== job 1022 ==
// Top_convolution
module Top_convolution(
 input clk,
	input rst,
	input start,
	input en,
	input [12:0] addr,
	output [20:0] out,
	output [20:0] max_pl,
	output reg done,
	output pat_en,
	output [9:0] pat_addr,
	input [7:0] pat_dout,
	output img_en,
	output [17:0] img_addr,
	input [7:0] img_dout,
	output pc_en,
	output pc_we,
	output [9:0] pc_addr,
	output [10:0] pc_din,
	input [10:0] pc_dout,
	output ic_en,
	output ic_we,
	output [17:0] ic_addr,
	output [10:0] ic_din,
	input [10:0] ic_dout,
	output pl_en,
	output pl_we,
	output [12:0] pl_addr,
	output [20:0] pl_din,
	input [20:0] pl_dout
    );
For scale: about 290 flip-flops.
Settings: LEC_CHECK=0, ABC_AREA=0, CAP_MARGIN=30, CORE_MARGIN=2, CORE_UTILIZATION=70, CTS_CLUSTER_DIAMETER=60, MAX_ROUTING_LAYER=met4, SETUP_SLACK_MARGIN=2.0, SLEW_MARGIN=20; clock period 7.55 ns.
run.sh (not shown) runs the stock make flow with config.mk's settings and CLKGATE_MAP_FILE=.
Job 1022: complete, dirty (negative setup slack)
Input-level comparison between job 8471 and job 1022:
Settings: SETUP_SLACK_MARGIN now 2.38, was 2.0; ABC_AREA no longer set, was 0; MAX_ROUTING_LAYER no longer set, was met4; CTS_CLUSTER_DIAMETER now 56, was 60; CAP_MARGIN now 20, was 30; CTS_CLUSTER_SIZE now 49, previously not set; the clock period (ns, I/O delays scaled along) now 8.36, was 7.55.
==> comparison <==
Summary of job 1022 and job 8471: one run falls short of a clean finish, namely job 1022. Worst hold path depth of job 8471 is on par with job 1022. Diff job 1022 -> job 8471: global-route usage moved down, instance count of the mapped netlist level. Delta (job 8471 minus job 1022): worst-case headroom to the max-slew limit picked up an extra 3.0 points, post-route cell area lost 2.5%, routed length on met3 lost 34%. The clock input transition at the sequential cells of the worst setup and hold paths in job 8471 sits 20 ps above the value recorded for job 1022.
Input-level comparison between job 6390 and job 8471:
Settings: SETUP_SLACK_MARGIN removed (was 2.38); PLACE_DENSITY_LB_ADDON newly set to 0.27; CAP_MARGIN changed from 20 to 30; CTS_CLUSTER_DIAMETER removed (was 56); CORE_UTILIZATION changed from 70 to 72; CTS_CLUSTER_SIZE changed from 49 to 51; the clock period (ns, I/O delays scaled along) changed from 8.36 to 7.33.
Results
- Summary of job 6390 over job 8471: utilization grew by 4.3 points, internal portion of total power went up by 0.60 mW, aggregate negative setup slack has decreased, post-route clock period utilization now larger.
- Job 6390 ran in full, but the layout does not pass; the checks complain about max-capacitance violations, max-slew violations, negative setup slack.
Setup changes, job 6390 to job 6863
Settings: CORE_UTILIZATION: 72 -> 17; CTS_CLUSTER_SIZE: 51 -> unset; SLEW_MARGIN: 20 -> 30; PLACE_DENSITY_LB_ADDON: 0.27 -> 0.01; CAP_MARGIN: 30 -> 20; the clock period (ns, I/O delays scaled along): 7.33 -> 13.3.
[summary]
The run showing the greater clock power share is job 6863. Vertical die size: job 6863 vs job 6390 up about 100%. Compared with job 6390, in job 6863 met3 routing resource usage after global routing went down 4.3 points; combinational power share dropped 7.3 points; post-route fraction of the period consumed by the critical path shows a reduction of 35 points. Job 6863 was carried through to the last stage, and its layout satisfied the timing, design-rule and antenna checks. As far as tally of unique sky130hd cells used after synthesis goes, job 6390 and job 6863 are indistinguishable; the numbers are identical. On worst setup slack, job 6390 loses to job 6863. In the metrics for job 6863 and job 6390, the one carrying the lower number of buffers other than clock buffers in the final layout is job 6863.

* * *

Setup of the baseline:
Starting RTL as in the previous note.
make LEC_CHECK=0 CAP_MARGIN=0 CORE_ASPECT_RATIO=1.34 CORE_MARGIN=2 CORE_UTILIZATION=71 CTS_CLUSTER_DIAMETER=36 CTS_CLUSTER_SIZE=35 MAX_ROUTING_LAYER=met4 MIN_ROUTING_LAYER=met1 PLACE_DENSITY=0.65 SETUP_SLACK_MARGIN=1.07 SLEW_MARGIN=40 finish   # period 6.53 ns
The baseline: it failed with a tool error in global routing (5_1_grt), so there are no final results.
Setup changes, the baseline to the candidate
Settings: CORE_UTILIZATION now 66, was 71; CTS_CLUSTER_DIAMETER no longer set, was 36; PLACE_DENSITY no longer set, was 0.65; MAX_ROUTING_LAYER no longer set, was met4; CORE_ASPECT_RATIO no longer set, was 1.34; SLEW_MARGIN now 20, was 40; CTS_CLUSTER_SIZE no longer set, was 35; CAP_MARGIN now 20, was 0; MIN_ROUTING_LAYER no longer set, was met1; SETUP_SLACK_MARGIN no longer set, was 1.07; the clock period (ns, I/O delays scaled along) now 10.0, was 6.53.
Findings:
Of the candidate and the baseline, only the candidate finishes the flow clean.
Run status, the baseline: aborted in global routing (5_1_grt), error GRT-0116
Changes observed in the candidate relative to the baseline: floorplan die height now smaller, total instance count after detailed placement now smaller, number of post-CTS setup repair buffers now smaller, synthesized cell count comparable.
As far as flop and latch count out of synthesis goes, the baseline and the candidate are indistinguishable; the numbers are identical.
Number of hold buffers added after cts came out exactly the same in the candidate and the baseline.

* * *

Starting RTL as in the previous note.
==> flow/design.v (excerpt) <==
module Top_convolution(
 input clk,
	input rst,
	input start,
	input en,
	input [12:0] addr,
	output [20:0] out,
	output [20:0] max_pl,
	output reg done,
	output pat_en,
	output [9:0] pat_addr,
	input [7:0] pat_dout,
	output img_en,
	output [17:0] img_addr,
	input [7:0] img_dout,
	output pc_en,
	output pc_we,
	output [9:0] pc_addr,
	output [10:0] pc_din,
	input [10:0] pc_dout,
	output ic_en,
	output ic_we,
	output [17:0] ic_addr,
	output [10:0] ic_din,
	input [10:0] ic_dout,
	output pl_en,
	output pl_we,
	output [12:0] pl_addr,
	output [20:0] pl_din,
	input [20:0] pl_dout
    );
Settings: LEC_CHECK=0, CAP_MARGIN=20, CORE_ASPECT_RATIO=0.61, CORE_MARGIN=9, CORE_UTILIZATION=25, MIN_ROUTING_LAYER=met1, SETUP_SLACK_MARGIN=-0.97, SLEW_MARGIN=20; clock period 11.0 ns.
The first run finished clean.
Then changed:
--- a/flow/config.mk
+++ b/flow/config.mk
@@ -8,6 +8,3 @@
-export CAP_MARGIN = 20
-export CORE_ASPECT_RATIO = 0.61
-export CORE_MARGIN = 9
-export CORE_UTILIZATION = 25
-export MIN_ROUTING_LAYER = met1
-export SETUP_SLACK_MARGIN = -0.97
+export CAP_MARGIN = 30
+export CORE_MARGIN = 2
+export CORE_UTILIZATION = 66
==> flow/constraint.sdc (replaced) <==
create_clock -name core_clock -period 7.33 [get_ports {clk}]
set_input_delay 1.4660 -clock core_clock [delete_from_list [all_inputs] [get_ports {clk}]]
set_output_delay 1.4660 -clock core_clock [all_outputs]
set_load 0.01 [all_outputs]
What happened: With this change the flow finished with setup timing left. Cell area grows by 8.5%. Cell count went down by 13%. Hold slack improved by 7.7 ps. Non-clock buffer count rises by 287. Setup slack gets worse by 1600 ps. Sequential power came out higher by 51%. Routed wire length rises by 4.7%. Sequential share of layout area is lower by 1.5 points. Via count went up by 13%. Die size decreases by 65%.
Then changed:
--- a/flow/config.mk
+++ b/flow/config.mk
@@ -8 +8 @@
-export CAP_MARGIN = 30
+export CAP_MARGIN = 20
@@ -10 +10,2 @@
-export CORE_UTILIZATION = 66
+export CORE_UTILIZATION = 61
+export CTS_CLUSTER_SIZE = 49
==> flow/constraint.sdc (replaced) <==
create_clock -name core_clock -period 7.25 [get_ports {clk}]
set_input_delay 1.4500 -clock core_clock [delete_from_list [all_inputs] [get_ports {clk}]]
set_output_delay 1.4500 -clock core_clock [all_outputs]
set_load 0.01 [all_outputs]
The new run completed and failed the layout checks on setup timing.
Clock skew goes up by 12 ps.
Combinational power stays flat.
Total power goes up by 2.0%.
Hold slack hardly moves.
Clock-buffer cell count goes down by 1.
Design area goes up by 0.42%.
Synthesized cell count does not change.
Flip-flop count is unchanged.
Area after synthesis does not change.
Register-to-register slack got worse by 160 ps.
Via count goes down by 3.3%.
Then changed:
--- a/flow/config.mk
+++ b/flow/config.mk
@@ -10,2 +10 @@
-export CORE_UTILIZATION = 61
-export CTS_CLUSTER_SIZE = 49
+export CORE_UTILIZATION = 40
==> flow/constraint.sdc (replaced) <==
create_clock -name core_clock -period 10.0 [get_ports {clk}]
set_input_delay 2.0000 -clock core_clock [delete_from_list [all_inputs] [get_ports {clk}]]
set_output_delay 2.0000 -clock core_clock [all_outputs]
set_load 0.01 [all_outputs]
The new run completed without violations.
Die size increases by well over a third.
Total power goes down by a quarter to a third.
Flip-flop count stays the same.
Then changed:
--- a/flow/config.mk
+++ b/flow/config.mk
@@ -7,0 +8 @@
+export ABC_AREA = 1
@@ -10 +11 @@
-export CORE_UTILIZATION = 40
+export CORE_UTILIZATION = 61
==> flow/constraint.sdc (replaced) <==
create_clock -name core_clock -period 5.63 [get_ports {clk}]
set_input_delay 1.1260 -clock core_clock [delete_from_list [all_inputs] [get_ports {clk}]]
set_output_delay 1.1260 -clock core_clock [all_outputs]
set_load 0.01 [all_outputs]
What happened: Now the flow finished but failed the layout checks on setup timing; routed wire length came out higher by 43%; die area drops by 32%; clock skew stays flat; worst hold slack got worse by 4.3 ps; sequential power rises by 77%; setup slack gets worse by 2600 ps; register-to-register slack got worse by 2700 ps; non-clock buffer count climbs by 384; synthesized cell count goes up by 23%; clock power went up by 72%; final area rises by 19%.
Then changed:
--- a/flow/config.mk
+++ b/flow/config.mk
@@ -8 +7,0 @@
-export ABC_AREA = 1
@@ -10,2 +9,2 @@
-export CORE_MARGIN = 2
-export CORE_UTILIZATION = 61
+export CORE_MARGIN = 9
+export CORE_UTILIZATION = 40
@@ -12,0 +12 @@
+export TNS_END_PERCENT = 75
==> flow/constraint.sdc (replaced) <==
create_clock -name core_clock -period 11.0 [get_ports {clk}]
set_input_delay 2.2000 -clock core_clock [delete_from_list [all_inputs] [get_ports {clk}]]
set_output_delay 2.2000 -clock core_clock [all_outputs]
set_load 0.01 [all_outputs]
What happened: This time the run finished with timing, DRC and antenna clean; non-clock buffer count goes down by 392; core utilization goes down by 34 points; final area goes down by 16%; die size goes up by about 60%; power goes down by about 56%; hold slack hardly moves; global-route usage goes down by 21 points.
Power is estimated from default activity; no workload was simulated.
